// Module_Wrapper
module Module_Wrapper (
    input logic ACLK,
    input logic ARESETN,
    input  logic [31:0] AWADDR,
    input  logic AWVALID,
    output logic AWREADY,
    input  logic [31:0] WDATA,
    input  logic WVALID,
    output logic WREADY,
    output logic [1:0] BRESP,
    output logic BVALID,
    input  logic BREADY,
    output logic [1:0] SS,
    output logic MOSI,
    output logic SCLK,
    input  logic MISO
);
    logic sclk_int, sclk_tick;
    logic fready_full, fready_empty;
    logic wr_en, rd_en;
    logic [31:0] tx_data_bus, ss_data_bus;
    logic [31:0] fifo_tx_out, fifo_ss_out;
    logic [33:0] data_to_master;
    logic go, dready, sresp;
    logic tx_full, tx_empty, ss_full, ss_empty;
    FDIVIDER fdiv_inst (
        .ACLK(ACLK),
        .RESTN(ARESETN),
        .SCLK(sclk_int),
        .TICK(sclk_tick)
    );
    AXI_SLAVE axi_inst (
        .ACLK(ACLK),
        .ARESETN(ARESETN),
        .AWADDR(AWADDR), .AWVALID(AWVALID), .AWREADY(AWREADY),
        .WDATA(WDATA), .WVALID(WVALID), .WREADY(WREADY),
        .BRESP(BRESP), .BVALID(BVALID), .BREADY(BREADY),
        .FREADY_full(fready_full),
        .wr_en(wr_en),
        .Tx_data_out(tx_data_bus),
        .SS_data_out(ss_data_bus)
    );
    Async_Tx_FIFO tx_fifo_inst (
        .ACLK(ACLK),
        .SCLK(sclk_tick),
        .rst_n(ARESETN),
        .data_in(tx_data_bus),
        .wr_en(wr_en),
        .rd_en(rd_en),
        .data_out(fifo_tx_out),
        .full(tx_full),
        .empty(tx_empty)
    );
    Async_SS_FIFO ss_fifo_inst (
        .ACLK(ACLK),
        .SCLK(sclk_tick),
        .rst_n(ARESETN),
        .data_in(ss_data_bus),
        .wr_en(wr_en),
        .rd_en(rd_en),
        .data_out(fifo_ss_out),
        .full(ss_full),
        .empty(ss_empty)
    );
    FIFO_MANAGER fifo_mgmt_inst (
        .Tx_full(tx_full), .SS_full(ss_full),
        .Tx_empty(tx_empty), .SS_empty(ss_empty),
        .FREADY_full(fready_full), .FREADY_empty(fready_empty)
    );
    DATA_BUFFER dbuff_inst (
        .din_1(fifo_tx_out), .din_2(fifo_ss_out),
        .go(go), .ACLK(ACLK), .SCLK(sclk_tick), .ARESETN(ARESETN),
        .SRESP(sresp), .DREADY(dready),
        .dout(data_to_master)
    );
    SPI_MASTER master_inst (
        .ACLK(ACLK), .FSCLK(sclk_int), .FTICK(sclk_tick), .ARESETN(ARESETN),
        .FREADY_empty(fready_empty),
  ...
For scale: roughly 1900 cells after synthesis.
clock: 7.0 ns
lec_check: 0
cap_margin: 20
cell_pad_in_sites_global_placement: 1
core_margin: 2
core_utilization: 40
cts_cluster_diameter: 34
gpl_timing_driven: 0
slew_margin: 20
run.sh (not shown) runs the stock make flow with config.mk's settings and CLKGATE_MAP_FILE=.
Next try:
Settings changed: CELL_PAD_IN_SITES_GLOBAL_PLACEMENT 1 to unset, CTS_CLUSTER_DIAMETER 34 to unset, GPL_TIMING_DRIVEN 0 to unset.
Clock period 7.0 ns to 4.34 ns, I/O delays scaled along.
Result: Area after synthesis does not change. Power rises by 32%. Clock skew rises by 0.0097 ns. Non-clock buffer count falls by 138. Die size stays the same. Clock power rises by 8.1%. Cell count falls by 7.1%. Synthesized cell count is unchanged. Critical path depth falls by 4.


Module_Wrapper again, from the RTL that the note above started with.
==> flow/config.mk <==
export PLATFORM = sky130hd
export DESIGN_NAME = Module_Wrapper
export DESIGN_NICKNAME = Module_Wrapper
export VERILOG_FILES = /design/flow/design.v
export SDC_FILE = /design/flow/constraint.sdc
export NUM_CORES = 4
export LEC_CHECK = 0
export CAP_MARGIN = 20
export CORE_MARGIN = 2
export CORE_UTILIZATION = 72
export CTS_CLUSTER_SIZE = 43
export SETUP_SLACK_MARGIN = 0.46
export SLEW_MARGIN = 20
==> flow/constraint.sdc <==
create_clock -name core_clock -period 3.56 [get_ports {ACLK}]
set_input_delay 0.7120 -clock core_clock [delete_from_list [all_inputs] [get_ports {ACLK}]]
set_output_delay 0.7120 -clock core_clock [all_outputs]
set_load 0.01 [all_outputs]
The starting point ran to the end with no violations.
Then changed:
CORE_UTILIZATION = 40   (was 72)
CTS_CLUSTER_SIZE = unset   (was 43)
SETUP_SLACK_MARGIN = unset   (was 0.46)
clock period = 7.0 ns   (was 3.56 ns; I/O delays follow)
What happened:
- The new run ran to the end with no violations
- worst setup slack gets better by 2.6 ns
- die area climbs by 78%
- routed wire length drops by 7.1%
- first-iteration DRC count drops by 47%
- via count drops by 4.5%
- design area climbs by 1.3%
- hold slack gets worse by 0.014 ns
- sequential share of layout area drops by 0.81 points
Then changed:
MAX_ROUTING_LAYER = met4   (was unset)
MIN_ROUTING_LAYER = met2   (was unset)
clock period = 3.4 ns   (was 7.0 ns; I/O delays follow)
What happened: Synthesized area is unchanged. Clock skew stays flat. Count of clock-buffer cells in the layout went up by 2. First-iteration DRC count rises to 2.7 times its value. Routed wire length goes up by a few percent. Setup slack gets worse by 3.0 ns. Power climbs by well over a third. Global-route usage grows by 9.7 points.
Then changed:
CORE_UTILIZATION = 65   (was 40)
MAX_ROUTING_LAYER = unset   (was met4)
MIN_ROUTING_LAYER = unset   (was met2)
clock period = 3.56 ns   (was 3.4 ns; I/O delays follow)
- worst setup slack improved by 0.076 ns
- die size shrinks by well over a third
- final area shrinks by a few percent
- global-route usage grows by 0.85 points
- register-to-register slack improved by 0.37 ns
- wire length shrinks by a few percent
Then changed:
CORE_UTILIZATION = 40   (was 65)
clock period = 3.86 ns   (was 3.56 ns; I/O delays follow)
What happened: Flip-flop count does not change; non-clock buffer count went up by 12; design area is higher by 2.7%; routed wire length fell by 2.7%; total power came out lower by 3.9%; sequential power drops by about 8%; global-route usage came out lower by 11 points; hold slack barely changes; setup slack improves by 0.25 ns; clock power rises by about 1%; core utilization decreases by 28 points.
Then changed:
CORE_UTILIZATION = 72   (was 40)
SETUP_SLACK_MARGIN = -0.11   (was unset)
clock period = 2.14 ns   (was 3.86 ns; I/O delays follow)
Now the flow ran to the end with violations: setup timing; cell area is lower by 1.4%; via count came out higher by 6.5%; clock power climbs by 59%; global-route usage climbs by 15 points; synthesized area stays the same; setup slack degrades by 0.69 ns; hold slack gets worse by 0.20 ns.


== quartz ==
Starting RTL as in the previous note.
clock: 2.15 ns
lec_check: 0
abc_area: 1
cap_margin: 0
core_aspect_ratio: 1.42
core_margin: 2
core_utilization: 72
cts_cluster_diameter: 367
cts_cluster_size: 10
slew_margin: 20
quartz ran in full, but the layout does not pass; the checks complain about negative setup slack.
For sierra, these inputs were changed with respect to quartz:
Settings: clearing CORE_ASPECT_RATIO, which used to be 1.42; clearing CTS_CLUSTER_SIZE, which used to be 10; swapping 0 for 20 in CAP_MARGIN; clearing CTS_CLUSTER_DIAMETER, which used to be 367; swapping 2.15 for 10.8 in the clock period (ns, I/O delays scaled along).
==> results <==
- Setup slack | sierra above quartz
- Final-layout clock buffer total: lower on sierra
- Number of well-tap cells placed was lower in the run labelled sierra.
- [sierra vs quartz] sum of internal, switching and leakage power: lower in sierra
- sierra ran to completion and came out clean on the timing, DRC and antenna checks.
- Delta (sierra minus quartz): instance tally after logic synthesis shows no meaningful change; total wire length after detailed routing shows a reduction of 6.6%.
Here is what was changed in the inputs of indigo compared with sierra.
Settings: a change of CORE_UTILIZATION from 72 to 67; a deleted ABC_AREA that had been 1; a change of the clock period (ns, I/O delays scaled along) from 10.8 to 3.29.
### Flow results
Re last weighted congestion value of the routability-driven placer: indigo is 0.034 down on sierra.
indigo reached the final stage; the timing, DRC and antenna checks on its layout passed.
In summary, sierra completed successfully, with a layout that passed the timing, DRC and antenna checks.
Taking indigo over sierra, the clock-buffer cell count ratio works out to 1.14.
Measured against each other, indigo and sierra differ in relative slew slack, the lower figure coming from sierra.
In the metrics for indigo and sierra, the one carrying the lower part of the total power dissipated in the clock network is indigo.
indigo packs its core more loosely than sierra.
Floorplan utilization: indigo vs sierra down 5.2 points
[compare] base=sierra new=indigo: die area now sits higher; wire length of the first global-routing pass now sits lower; hold slack now sits at about the same level.


Module_Wrapper again, from the RTL that the note above started with.
clock: 3.4 ns
lec_check: 0
cap_margin: 20
core_margin: 2
core_utilization: 40
cts_cluster_size: 27
hold_slack_margin: -0.03
max_routing_layer: met4
min_routing_layer: met2
place_density_lb_addon: 0.01
slew_margin: 20
Then changed:
==> flow/config.mk (replaced) <==
export PLATFORM = sky130hd
export DESIGN_NAME = Module_Wrapper
export DESIGN_NICKNAME = Module_Wrapper
export VERILOG_FILES = /design/flow/design.v
export SDC_FILE = /design/flow/constraint.sdc
export NUM_CORES = 4
export LEC_CHECK = 0
export CAP_MARGIN = 20
export CORE_MARGIN = 2
export CORE_UTILIZATION = 72
export SETUP_SLACK_MARGIN = -0.1
export SLEW_MARGIN = 20
==> flow/constraint.sdc (replaced) <==
create_clock -name core_clock -period 2.14 [get_ports {ACLK}]
set_input_delay 0.4280 -clock core_clock [delete_from_list [all_inputs] [get_ports {ACLK}]]
set_output_delay 0.4280 -clock core_clock [all_outputs]
set_load 0.01 [all_outputs]
Outcome: Now the flow ran to the end with violations: setup timing. Hold slack got worse by 0.067 ns. Routed wire length rose by 2.4%. Utilization is higher by 37 points. Global-route usage came out higher by 4.6 points. Die size falls by 44%.
Then changed:
--- a/flow/config.mk
+++ b/flow/config.mk
@@ -6,7 +6,9 @@
 export NUM_CORES = 4
 export LEC_CHECK = 0
+export ABC_AREA = 1
 export CAP_MARGIN = 20
 export CORE_MARGIN = 2
-export CORE_UTILIZATION = 72
-export SETUP_SLACK_MARGIN = -0.1
+export CORE_UTILIZATION = 70
+export CTS_CLUSTER_SIZE = 17
+export SETUP_SLACK_MARGIN = 0.55
 export SLEW_MARGIN = 20
What happened: The changed run ran to the end with violations: setup timing; core utilization goes up by 1.6 points; clock-buffer cell count goes up by 11; critical path depth goes up by 7; sequential power is about the same; cell area goes up by a little under a tenth.
Then changed:
--- a/flow/config.mk
+++ b/flow/config.mk
@@ -9,6 +9,7 @@
 export CAP_MARGIN = 20
 export CORE_MARGIN = 2
-export CORE_UTILIZATION = 70
-export CTS_CLUSTER_SIZE = 17
-export SETUP_SLACK_MARGIN = 0.55
+export CORE_UTILIZATION = 72
+export CTS_CLUSTER_DIAMETER = 78
+export PLACE_DENSITY_LB_ADDON = 0.3
+export SETUP_SLACK_MARGIN = -0.1
 export SLEW_MARGIN = 20
=> The new run ran to the end with violations: setup timing. Setup slack is better by 0.026 ns. Register-to-register slack is better by 0.18 ns. Combinational power goes down by 17%. Power goes up by 0.71%.
No activity file was given, so power comes from the tool's default toggle rates.
